Design DilatedCausal1DConv, start of the top module:
module DilatedCausal1DConv #(
    parameter integer DILATION_FACTOR = 2,
    parameter integer KERNEL_SIZE = 3,
    parameter integer INPUT_CHANNELS = 16,
    parameter integer OUTPUT_CHANNELS = 16
)(
    input clk,
    input reset,
    input wire [INPUT_CHANNELS*8-1:0] x,  
    output reg [OUTPUT_CHANNELS*8-1:0] y,  
    input h_write,
    input [7:0] h_index_channel,
    input [7:0] h_index_filter,
    input [7:0] h_value    
    );
    localparam integer TAPS = DILATION_FACTOR*(KERNEL_SIZE-1) + 1;
    reg signed [7:0] h [0:INPUT_CHANNELS*KERNEL_SIZE-1];        
    reg signed [7:0] x_delay [0:INPUT_CHANNELS*TAPS-1];          
    reg signed [15:0] mul [0:INPUT_CHANNELS*KERNEL_SIZE-1];
    reg signed [15:0] sum [0:OUTPUT_CHANNELS-1];
    integer i,j;
    always @(posedge clk or posedge reset) begin
        if(reset) begin
        for(i = 0; i <= INPUT_CHANNELS-1; i= i+1) begin
            for (j = 0; j <= (DILATION_FACTOR*(KERNEL_SIZE-1)); j = j + 1) begin
                x_delay[i*TAPS+j] <= 8'sh0;
            end           
        end
    end
        else begin
        for(i = 0; i <= INPUT_CHANNELS-1; i= i+1) begin
  ...
make LEC_CHECK=0 ABC_AREA=0 CAP_MARGIN=35 CORE_ASPECT_RATIO=1.03 CORE_MARGIN=2 CORE_UTILIZATION=72 CTS_CLUSTER_DIAMETER=267 CTS_CLUSTER_SIZE=37 MAX_ROUTING_LAYER=met5 PLACE_DENSITY=0.95 SETUP_SLACK_MARGIN=-0.42 SLEW_MARGIN=20 finish   # period 6.14 ns
run.sh (not shown) runs the stock make flow with config.mk's settings and CLKGATE_MAP_FILE=.
The baseline never finished: it broke off in global routing (GRT-0116).
Change:
- CORE_ASPECT_RATIO: 1.03 -> 1.17
- CTS_CLUSTER_DIAMETER: 267 -> 44
- PLACE_DENSITY: 0.95 -> 0.42
- SETUP_SLACK_MARGIN: -0.42 -> 1.81
- TNS_END_PERCENT: not set -> 70
- clock period: 6.14 -> 6.23 ns (I/O delays scaled with it)
The new run finished with setup timing left.
Die size hardly moves.
Synthesized area does not change.
Synthesized cell count does not change.
Change:
- ABC_AREA: 0 -> not set
- CAP_MARGIN: 35 -> 20
- CORE_ASPECT_RATIO: 1.17 -> 0.85
- CTS_CLUSTER_DIAMETER: 44 -> not set
- CTS_CLUSTER_SIZE: 37 -> 13
- MAX_ROUTING_LAYER: met5 -> not set
- PLACE_DENSITY: 0.42 -> 0.95
- SETUP_SLACK_MARGIN: 1.81 -> not set
- TNS_END_PERCENT: 70 -> not set
- clock period: 6.23 -> 6.55 ns (I/O delays scaled with it)
The new run never finished: it broke off in global routing (GRT-0232).
Area after synthesis stays the same.
Synthesized cell count stays the same.
Die area hardly moves.
Change:
- ABC_AREA: not set -> 0
- CORE_ASPECT_RATIO: 0.85 -> not set
- CTS_CLUSTER_DIAMETER: not set -> 397
- HOLD_SLACK_MARGIN: not set -> -0.09
- PLACE_DENSITY: 0.95 -> 0.4
- SETUP_SLACK_MARGIN: not set -> 1.14
- clock period: 6.55 -> 3.86 ns (I/O delays scaled with it)
What happened: Now the flow finished with setup timing left. Die area hardly moves. Area after synthesis is unchanged. Synthesized cell count stays the same.

Starting RTL as in the previous note.
make LEC_CHECK=0 ABC_AREA=0 CAP_MARGIN=15 CORE_ASPECT_RATIO=1.17 CORE_MARGIN=2 CORE_UTILIZATION=72 CTS_CLUSTER_DIAMETER=44 CTS_CLUSTER_SIZE=37 MAX_ROUTING_LAYER=met5 PLACE_DENSITY_LB_ADDON=0.18 SETUP_SLACK_MARGIN=1.81 SLEW_MARGIN=20 TNS_END_PERCENT=70 finish   # period 6.23 ns
The baseline completed and failed the layout checks on negative setup slack.
Next try:
ABC_AREA = default   (was 0)
CAP_MARGIN = 20   (was 15)
CORE_ASPECT_RATIO = default   (was 1.17)
CTS_CLUSTER_DIAMETER = default   (was 44)
CTS_CLUSTER_SIZE = 13   (was 37)
MAX_ROUTING_LAYER = default   (was met5)
PLACE_DENSITY_LB_ADDON = default   (was 0.18)
SETUP_SLACK_MARGIN = default   (was 1.81)
TNS_END_PERCENT = default   (was 70)
clock period = 6.55 ns   (was 6.23 ns; I/O delays follow)
Outcome:
- The new run ran to the end with violations: negative setup slack
- total power went down by 15%
- synthesized cell count does not change
- clock-buffer cell count is lower by 10
- cell count shrinks by 3.2%
- routed wire length came out lower by 17%
- die area is about the same
Next try:
CORE_UTILIZATION = 68   (was 72)
CTS_CLUSTER_SIZE = default   (was 13)
clock period = 5.12 ns   (was 6.55 ns; I/O delays follow)
Effect:
- The changed run reached the layout checks and failed them: negative setup slack
- die size climbs by about 6%
- routed wire length came out lower by 1.2%
- design area rises by about 3%
- non-clock buffer count increases by 687
- sequential power went up by about 30%
- worst setup slack gets worse by 1.3 ns
- power went up by 28%
- worst hold slack loses 0.011 ns
- clock-buffer cell count is lower by 11
- sequential share of layout area shrinks by 0.49 points
Next try:
CORE_UTILIZATION = 40   (was 68)
clock period = 6.95 ns   (was 5.12 ns; I/O delays follow)
The changed run produced a clean layout.
Final area drops by a little under a tenth.
Routed wire length drops by a few percent.
Via count drops by roughly a tenth.

DilatedCausal1DConv again, from the RTL that the note above started with.
Design DilatedCausal1DConv, start of the top module:
module DilatedCausal1DConv #(
    parameter integer DILATION_FACTOR = 2,
    parameter integer KERNEL_SIZE = 3,
    parameter integer INPUT_CHANNELS = 16,
    parameter integer OUTPUT_CHANNELS = 16
)(
    input clk,
    input reset,
    input wire [INPUT_CHANNELS*8-1:0] x,  
    output reg [OUTPUT_CHANNELS*8-1:0] y,  
    input h_write,
    input [7:0] h_index_channel,
    input [7:0] h_index_filter,
    input [7:0] h_value    
    );
    localparam integer TAPS = DILATION_FACTOR*(KERNEL_SIZE-1) + 1;
    reg signed [7:0] h [0:INPUT_CHANNELS*KERNEL_SIZE-1];        
    reg signed [7:0] x_delay [0:INPUT_CHANNELS*TAPS-1];          
    reg signed [15:0] mul [0:INPUT_CHANNELS*KERNEL_SIZE-1];
    reg signed [15:0] sum [0:OUTPUT_CHANNELS-1];
    integer i,j;
    always @(posedge clk or posedge reset) begin
        if(reset) begin
        for(i = 0; i <= INPUT_CHANNELS-1; i= i+1) begin
            for (j = 0; j <= (DILATION_FACTOR*(KERNEL_SIZE-1)); j = j + 1) begin
                x_delay[i*TAPS+j] <= 8'sh0;
  ...
make LEC_CHECK=0 ABC_AREA=0 CAP_MARGIN=35 CORE_ASPECT_RATIO=1.17 CORE_MARGIN=2 CORE_UTILIZATION=72 CTS_CLUSTER_DIAMETER=44 CTS_CLUSTER_SIZE=37 HOLD_SLACK_MARGIN=0.29 MAX_ROUTING_LAYER=met5 PLACE_DENSITY=0.35 SETUP_SLACK_MARGIN=1.81 SLEW_MARGIN=20 TNS_END_PERCENT=70 finish   # period 6.23 ns
The first run finished but failed the layout checks on setup timing.
Change:
- ABC_AREA: 0 -> default
- CAP_MARGIN: 35 -> 20
- CORE_ASPECT_RATIO: 1.17 -> default
- CORE_UTILIZATION: 72 -> 69
- CTS_CLUSTER_DIAMETER: 44 -> default
- CTS_CLUSTER_SIZE: 37 -> 99
- HOLD_SLACK_MARGIN: 0.29 -> default
- MAX_ROUTING_LAYER: met5 -> default
- PLACE_DENSITY: 0.35 -> default
- SETUP_SLACK_MARGIN: 1.81 -> default
- TNS_END_PERCENT: 70 -> default
- clock period: 6.23 -> 7.01 ns (I/O delays scaled with it)
What happened:
- Now the flow finished with timing, DRC and antenna clean
- wire length went down by about a fifth
- non-clock buffer count went down by 1798
- synthesized area is unchanged
Change:
- CORE_UTILIZATION: 69 -> 65
- CTS_CLUSTER_DIAMETER: default -> 52
- CTS_CLUSTER_SIZE: 99 -> 39
- MAX_ROUTING_LAYER: default -> met4
- SETUP_SLACK_MARGIN: default -> -0.38
- clock period: 7.01 -> 4.91 ns (I/O delays scaled with it)
After rerunning:
- The changed run reached the layout checks and failed them: setup timing
- via count went up by 7.2%
- wire length increases by 7.9%
- total power came out higher by 60%
- die area grows by 6.1%
- sequential power rose by 42%
Change:
- ABC_AREA: default -> 0
- CAP_MARGIN: 20 -> 5
- CORE_ASPECT_RATIO: default -> 0.61
- CORE_MARGIN: 2 -> 4
- CORE_UTILIZATION: 65 -> 54
- CTS_CLUSTER_DIAMETER: 52 -> 44
- CTS_CLUSTER_SIZE: 39 -> 37
- PLACE_DENSITY_LB_ADDON: default -> 0.06
- SETUP_SLACK_MARGIN: -0.38 -> 1.81
- clock period: 4.91 -> 10.7 ns (I/O delays scaled with it)
=> With this change the flow finished with timing, DRC and antenna clean. Count of clock-buffer cells in the layout rose by 17. Total power fell by 56%. Fmax fell by 8.6%. Die area rose by 22%. Hold slack is worse by 0.021 ns. Wire length fell by 3.6%. Via count fell by 11%. Clock skew rose by 0.011 ns. Combinational power fell by 68%. Clock power fell by 51%. Global-route usage fell by 7.4 points.

== run 1 ==
Starting RTL as in the previous note.
==> flow/config.mk <==
export PLATFORM = sky130hd
export DESIGN_NAME = DilatedCausal1DConv
export DESIGN_NICKNAME = DilatedCausal1DConv
export VERILOG_FILES = /design/flow/design.v
export SDC_FILE = /design/flow/constraint.sdc
export NUM_CORES = 4
export LEC_CHECK = 0
export ABC_AREA = 1
export CAP_MARGIN = 35
export CORE_ASPECT_RATIO = 1.67
export CORE_MARGIN = 2
export CORE_UTILIZATION = 72
export CTS_CLUSTER_DIAMETER = 243
export CTS_CLUSTER_SIZE = 15
export MAX_ROUTING_LAYER = met5
export PLACE_DENSITY_LB_ADDON = 0.03
export SETUP_SLACK_MARGIN = 1.81
export SLEW_MARGIN = 20
==> flow/constraint.sdc <==
create_clock -name core_clock -period 5.34 [get_ports {clk}]
set_input_delay 1.0680 -clock core_clock [delete_from_list [all_inputs] [get_ports {clk}]]
set_output_delay 1.0680 -clock core_clock [all_outputs]
set_load 0.01 [all_outputs]
STATUS run=run 1 STAGES=ALL_DONE FINAL_CHECKS=FAILED CAUSE=negative setup slack
#### Input delta (run 2 over run 1)
- CTS_CLUSTER_SIZE: 15 -> 13
- ABC_AREA: 1 -> unset
- HOLD_SLACK_MARGIN: unset -> -0.08
- SETUP_SLACK_MARGIN: 1.81 -> unset
- CTS_CLUSTER_DIAMETER: 243 -> 345
- CORE_ASPECT_RATIO: 1.67 -> unset
- MAX_ROUTING_LAYER: met5 -> unset
- CAP_MARGIN: 35 -> 20
- PLACE_DENSITY_LB_ADDON: 0.03 -> unset
- the clock period (ns, I/O delays scaled along): 5.34 -> 3.86
### Flow results
- DRC violation total after the first TritonRoute iteration improves in run 2 relative to run 1.
- Run 1 ended up with y[123] as its endpoint of the most critical setup path; run 2 ended up with y[3].
- Run 2 -> stages 100% | layout checks FAIL | negative setup slack
- Taking run 1 as the reference, in run 2 clock-net power +about 46%, clock share of power lost 10 points.
No activity file was given, so power comes from the tool's default toggle rates.
